==> try-onyx: inputs <==
// top
module top(
	input clk,
	input rst,
	input valid,
	input dir,
	input signed [31:0] n,
	output [31:0] zeroCount,
	output signed [31:0] xOut
);
Settings: LEC_CHECK=0, ABC_AREA=1, CAP_MARGIN=20, CORE_MARGIN=2, CORE_UTILIZATION=72, CTS_CLUSTER_SIZE=10, SLEW_MARGIN=30, TNS_END_PERCENT=10; clock period 14.9 ns.
run.sh (not shown) runs the stock make flow with config.mk's settings and CLKGATE_MAP_FILE=.
==> inputs of try-fjord, as changes to try-onyx <==
==> flow/config.mk (replaced) <==
export PLATFORM = sky130hd
export DESIGN_NAME = top
export DESIGN_NICKNAME = top
export VERILOG_FILES = /design/flow/design.v
export SDC_FILE = /design/flow/constraint.sdc
export NUM_CORES = 4
export LEC_CHECK = 0
export CAP_MARGIN = 20
export CORE_MARGIN = 2
export CORE_UTILIZATION = 59
export CTS_CLUSTER_SIZE = 100
export SETUP_SLACK_MARGIN = -2.0
export SLEW_MARGIN = 20
==> flow/constraint.sdc (replaced) <==
create_clock -name core_clock -period 34.0 [get_ports {clk}]
set_input_delay 6.8000 -clock core_clock [delete_from_list [all_inputs] [get_ports {clk}]]
set_output_delay 6.8000 -clock core_clock [all_outputs]
set_load 0.01 [all_outputs]
==> comparison <==
try-fjord produced a clean layout. try-onyx died in clock tree synthesis (4_1_cts). Area after synthesis: try-onyx is smaller than try-fjord (about 4%). Die area: try-fjord is higher than try-onyx (26%). Of try-fjord and try-onyx, try-onyx has the higher synthesized cell count (gap 18%, measured against try-onyx).

* * *

==> run P <==
Starting RTL as in the previous note.
==> flow/config.mk <==
export PLATFORM = sky130hd
export DESIGN_NAME = top
export DESIGN_NICKNAME = top
export VERILOG_FILES = /design/flow/design.v
export SDC_FILE = /design/flow/constraint.sdc
export NUM_CORES = 4
export LEC_CHECK = 0
export CAP_MARGIN = 20
export CORE_MARGIN = 9
export CORE_UTILIZATION = 59
export CTS_CLUSTER_SIZE = 100
export GPL_ROUTABILITY_DRIVEN = 0
export HOLD_SLACK_MARGIN = 0.27
export SETUP_SLACK_MARGIN = -2.0
export SLEW_MARGIN = 20
export TNS_END_PERCENT = 15
==> flow/constraint.sdc <==
create_clock -name core_clock -period 34.0 [get_ports {clk}]
set_input_delay 6.8000 -clock core_clock [delete_from_list [all_inputs] [get_ports {clk}]]
set_output_delay 6.8000 -clock core_clock [all_outputs]
set_load 0.01 [all_outputs]
==> run C (differences from run P) <==
- ABC_AREA: not set -> 1
- CORE_MARGIN: 9 -> 2
- CORE_UTILIZATION: 59 -> 72
- CTS_CLUSTER_SIZE: 100 -> not set
- GPL_ROUTABILITY_DRIVEN: 0 -> not set
- HOLD_SLACK_MARGIN: 0.27 -> not set
- SETUP_SLACK_MARGIN: -2.0 -> not set
- TNS_END_PERCENT: 15 -> 10
==> flow/constraint.sdc (replaced) <==
create_clock -name core_clock -period 14.9 [get_ports {clk}]
set_input_delay 2.9800 -clock core_clock [delete_from_list [all_inputs] [get_ports {clk}]]
set_output_delay 2.9800 -clock core_clock [all_outputs]
set_load 0.01 [all_outputs]
==> run A (differences from run P) <==
- CORE_MARGIN: 9 -> 2
- CORE_UTILIZATION: 59 -> 40
- CTS_CLUSTER_SIZE: 100 -> not set
- GPL_ROUTABILITY_DRIVEN: 0 -> not set
- HOLD_SLACK_MARGIN: 0.27 -> not set
- SETUP_SLACK_MARGIN: -2.0 -> not set
- TNS_END_PERCENT: 15 -> not set
==> flow/constraint.sdc (replaced) <==
create_clock -name core_clock -period 32.6 [get_ports {clk}]
set_input_delay 6.5200 -clock core_clock [delete_from_list [all_inputs] [get_ports {clk}]]
set_output_delay 6.5200 -clock core_clock [all_outputs]
set_load 0.01 [all_outputs]
==> results <==
Result of the run: run C stopped before the end; run A timing/DRC/antenna clean; run P timing/DRC/antenna clean
Failing step: run C clock tree synthesis; run A -; run P -
Min-Delay Path Depth: run C -; run A 1; run P 1
Total die area: run C 19280 sq um; run A 35580 sq um; run P 28910 sq um
Startpoint of the most critical register-to-register path: run C -; run A xReg[1]; run P xReg[10]
Fin Hold WS: run C -; run A 0.4901 ns; run P 0.4908 ns
Post-synthesis cell type with the largest combined area: run C nand2_1; run A dfrtp_1; run P dfrtp_1
Clock-pin transition on the worst setup and hold timing paths: run C -; run A 0.06 ns; run P 0.06 ns
Critical path startpoint: run C -; run A n[10]; run P n[5]
Clock Network Area Fraction: run C -; run A 0.01990; run P 0.02006
Count of cells along the worst register-to-register path: run C -; run A 75; run P 73
Share of the yosys chip area belonging to registers: run C 0.1226; run A 0.1177; run P 0.1177
R2R Setup Slk: run C -; run A 8.95 ns; run P 8.72 ns
Placed standard-cell area: run C 16870 sq um; run A 15080 sq um; run P 14790 sq um

* * *

==> trial 82: inputs <==
Starting RTL as in the previous note.
==> flow/config.mk <==
export PLATFORM = sky130hd
export DESIGN_NAME = top
export DESIGN_NICKNAME = top
export VERILOG_FILES = /design/flow/design.v
export SDC_FILE = /design/flow/constraint.sdc
export NUM_CORES = 4
export LEC_CHECK = 0
export CAP_MARGIN = 20
export CELL_PAD_IN_SITES_DETAIL_PLACEMENT = 0
export CELL_PAD_IN_SITES_GLOBAL_PLACEMENT = 0
export CORE_MARGIN = 2
export CORE_UTILIZATION = 48
export CTS_CLUSTER_DIAMETER = 330
export CTS_CLUSTER_SIZE = 37
export GPL_ROUTABILITY_DRIVEN = 0
export MAX_ROUTING_LAYER = met5
export MIN_ROUTING_LAYER = met1
export PLACE_DENSITY = 0.41
export SLEW_MARGIN = 20
export TNS_END_PERCENT = 100
==> flow/constraint.sdc <==
create_clock -name core_clock -period 24.9 [get_ports {clk}]
set_input_delay 4.9800 -clock core_clock [delete_from_list [all_inputs] [get_ports {clk}]]
set_output_delay 4.9800 -clock core_clock [all_outputs]
set_load 0.01 [all_outputs]
==> inputs of trial 12, as changes to trial 82 <==
Settings changed: ABC_AREA set to 1, CELL_PAD_IN_SITES_DETAIL_PLACEMENT 0 to unset, CELL_PAD_IN_SITES_GLOBAL_PLACEMENT 0 to unset, CORE_UTILIZATION 48 to 69, CTS_CLUSTER_DIAMETER 330 to unset, CTS_CLUSTER_SIZE 37 to 99, GPL_ROUTABILITY_DRIVEN 0 to unset, MAX_ROUTING_LAYER met5 to unset, MIN_ROUTING_LAYER met1 to unset, PLACE_DENSITY 0.41 to unset, TNS_END_PERCENT 100 to 5.
==> flow/constraint.sdc (replaced) <==
create_clock -name core_clock -period 22.1 [get_ports {clk}]
set_input_delay 4.4200 -clock core_clock [delete_from_list [all_inputs] [get_ports {clk}]]
set_output_delay 4.4200 -clock core_clock [all_outputs]
set_load 0.01 [all_outputs]
==> summary.txt <==
fresh numbers from the pnr run: Distinct cells, synth 60, fmax 42.7 MHz, logic area 11200 um^2, yosys aoi share 0.0682, area grow syn2layout 25.5%, post-DP HPWL 26300 um, combinational fraction of the cell area 0.683, worst setup margin -1.29 ns, Vert. Die Dim 142 um, Fail Reasons setup timing, outcome finished with violations, Setup violations, final 62, Clock-cell share 0.0182
The numbers above come from trial 12.

==> summary.txt <==
fresh numbers from the pnr run: worst setup margin -0.748 ns, Fail Reasons setup timing, Setup violations, final 57, yosys aoi share 0.393, logic area 13400 um^2, Vert. Die Dim 173 um, outcome finished with violations, post-DP HPWL 37000 um, area grow syn2layout 65.0%, Clock-cell share 0.0135
The numbers above come from trial 82.


* * *

==> run Z: inputs <==
==> flow/design.v <==
`timescale 1ns/1ps
module top(
	input clk,
	input rst,
	input valid,
	input dir,
	input signed [31:0] n,
	output [31:0] zeroCount,
	output signed [31:0] xOut
);
	reg signed [31:0] xReg;
	wire signed [31:0] xNext;
	always @(posedge clk or posedge rst)begin
		if(rst) xReg<=32'sd50;
		else if(valid) xReg<=xNext;
	end
	assign xOut=xReg;
	wire signed[31:0] signedN;
	assign signedN=dir? n: -n;
	wire signed [31:0] addOut;
	wire signed [31:0] modOut;
	wire signed [31:0] normOut;
	wire zeroHit;
	adder uAdd(.a(xReg), .b(signedN), .sum(addOut));
	modulo uMod(.in(addOut), .out(modOut));
	normalize uNorm(.in(modOut), .out(normOut));
	comparator uCmp(.in(normOut), .zero(zeroHit));
	assign xNext=normOut;
	counter uCnt(
		.clk(clk),
		.rst(rst),
		.inc(valid&zeroHit),
		.count(zeroCount)
	);
endmodule
module adder(
	input signed [31:0] a,
	input signed [31:0] b,
	output signed [31:0] sum
);
	assign sum=a+b;
endmodule
module modulo(
	input signed [31:0] in,
	output signed [31:0] out
);
	assign out=in%100;
endmodule
module normalize(
	input signed [31:0] in,
	output signed [31:0] out
);
	assign out=(in<0)? (in+100): in;
endmodule
module comparator(
	input signed [31:0] in,
	output zero
);
	assign zero = (in==0);
endmodule
module counter(
	input clk,
	input rst,
	input inc,
	output reg [31:0] count
);
	always @(posedge clk or posedge rst)begin
		if(rst) count<=32'd0;
		else if(inc) count<=count+1;
	end
endmodule
==> flow/run.sh <==
#!/bin/bash
# the make line also repeats each setting of config.mk as NAME=value (left out here)
make -C /OpenROAD-flow-scripts/flow DESIGN_CONFIG=/design/flow/config.mk WORK_HOME=/design/flow/orfs CLKGATE_MAP_FILE= finish
==> flow/config.mk <==
export PLATFORM = sky130hd
export DESIGN_NAME = top
export DESIGN_NICKNAME = top
export VERILOG_FILES = /design/flow/design.v
export SDC_FILE = /design/flow/constraint.sdc
export NUM_CORES = 4
export LEC_CHECK = 0
export ABC_AREA = 1
export CAP_MARGIN = 20
export CELL_PAD_IN_SITES_DETAIL_PLACEMENT = 1
export CELL_PAD_IN_SITES_GLOBAL_PLACEMENT = 1
export CORE_ASPECT_RATIO = 1.84
export CORE_MARGIN = 8
export CORE_UTILIZATION = 25
export CTS_CLUSTER_DIAMETER = 330
export CTS_CLUSTER_SIZE = 37
export GPL_ROUTABILITY_DRIVEN = 0
export GPL_TIMING_DRIVEN = 1
export HOLD_SLACK_MARGIN = 0.0
export MAX_ROUTING_LAYER = met5
export MIN_ROUTING_LAYER = met2
export PLACE_DENSITY = 0.41
export SETUP_SLACK_MARGIN = -2.0
export SLEW_MARGIN = 10
export TNS_END_PERCENT = 100
==> flow/constraint.sdc <==
create_clock -name core_clock -period 48.4 [get_ports {clk}]
set_input_delay 9.6800 -clock core_clock [delete_from_list [all_inputs] [get_ports {clk}]]
set_output_delay 9.6800 -clock core_clock [all_outputs]
set_load 0.01 [all_outputs]
==> run E: changes against run Z <==
Settings changed: ABC_AREA 1 to not set, CELL_PAD_IN_SITES_DETAIL_PLACEMENT 1 to not set, CELL_PAD_IN_SITES_GLOBAL_PLACEMENT 1 to not set, CORE_ASPECT_RATIO 1.84 to not set, CORE_MARGIN 8 to 2, CORE_UTILIZATION 25 to 70, CTS_CLUSTER_DIAMETER 330 to not set, CTS_CLUSTER_SIZE 37 to 32, GPL_ROUTABILITY_DRIVEN 0 to not set, GPL_TIMING_DRIVEN 1 to not set, HOLD_SLACK_MARGIN 0.0 to not set, MAX_ROUTING_LAYER met5 to not set, MIN_ROUTING_LAYER met2 to not set, PLACE_DENSITY 0.41 to not set, PLACE_DENSITY_LB_ADDON set to 0.0, SETUP_SLACK_MARGIN -2.0 to not set, SLEW_MARGIN 10 to 20, TNS_END_PERCENT 100 to not set.
==> flow/constraint.sdc (replaced) <==
create_clock -name core_clock -period 11.6 [get_ports {clk}]
set_input_delay 2.3200 -clock core_clock [delete_from_list [all_inputs] [get_ports {clk}]]
set_output_delay 2.3200 -clock core_clock [all_outputs]
set_load 0.01 [all_outputs]
==> run Y: changes against run Z <==
Settings changed: ABC_AREA 1 to not set, CELL_PAD_IN_SITES_DETAIL_PLACEMENT 1 to not set, CELL_PAD_IN_SITES_GLOBAL_PLACEMENT 1 to not set, CORE_ASPECT_RATIO 1.84 to not set, CORE_MARGIN 8 to 2, CORE_UTILIZATION 25 to 66, CTS_CLUSTER_DIAMETER 330 to not set, CTS_CLUSTER_SIZE 37 to 39, GPL_ROUTABILITY_DRIVEN 0 to not set, GPL_TIMING_DRIVEN 1 to not set, HOLD_SLACK_MARGIN 0.0 to not set, MAX_ROUTING_LAYER met5 to not set, MIN_ROUTING_LAYER met2 to not set, PLACE_DENSITY 0.41 to not set, SETUP_SLACK_MARGIN -2.0 to 2.84, SLEW_MARGIN 10 to 20, TNS_END_PERCENT 100 to not set.
==> flow/constraint.sdc (replaced) <==
create_clock -name core_clock -period 22.7 [get_ports {clk}]
set_input_delay 4.5400 -clock core_clock [delete_from_list [all_inputs] [get_ports {clk}]]
set_output_delay 4.5400 -clock core_clock [all_outputs]
set_load 0.01 [all_outputs]
==> results <==
Run Y never finished: it broke off in clock tree synthesis. Run E aborted during detailed placement. Run Z produced a clean layout. In run Y the synthesized cell count is smaller than in run Z, by 18%. Area after synthesis: run Z is smaller than run E (about 4%). The lowest die size belongs to run E, the highest to run Z.
==> figures <==
| metric | run Y | run Z | run E |
|---|---|---|---|
| Area fraction in xor and xnor cells | 11.3% | 6.95% | 11.3% |
| Post-placement cell count | 2601 | 2890 | - |
| Die area | 0.0218 mm2 | 0.0603 mm2 | 0.0206 mm2 |
| Distinct cell type count of the synthesized netlist | 141 | 60 | 141 |
| Mux share of post-synthesis cell area | 3.22% | 0% | 3.22% |
| Placer congestion estimate | 0.980 | - | 1.00 |
| Placed cell areas | 0.0197 mm2 | 0.0148 mm2 | - |
| Most frequent cell after synthesis | sky130_fd_sc_hd__nor2_1 | sky130_fd_sc_hd__nand2_1 | sky130_fd_sc_hd__nor2_1 |
| Top cell type's share of synthesized area | 11.2% | 16.5% | 11.2% |
| Die Y | 148 um | 326 um | 144 um |
| Mapped Cells | 1730 | 2118 | 1730 |
| Post-synthesis simple-gate area fraction | 26.2% | 58.8% | 26.2% |
| Register share after synthesis | 11.8% | 12.3% | 11.8% |
| Number of rows created at floorplan | 52 | 114 | 51 |
| Core utilization before placement | 67.4% | 25.1% | 70.8% |
| Run status | stopped before the end | complete, no violations | stopped before the end |
| Failing step | clock tree synthesis | - | detailed placement |
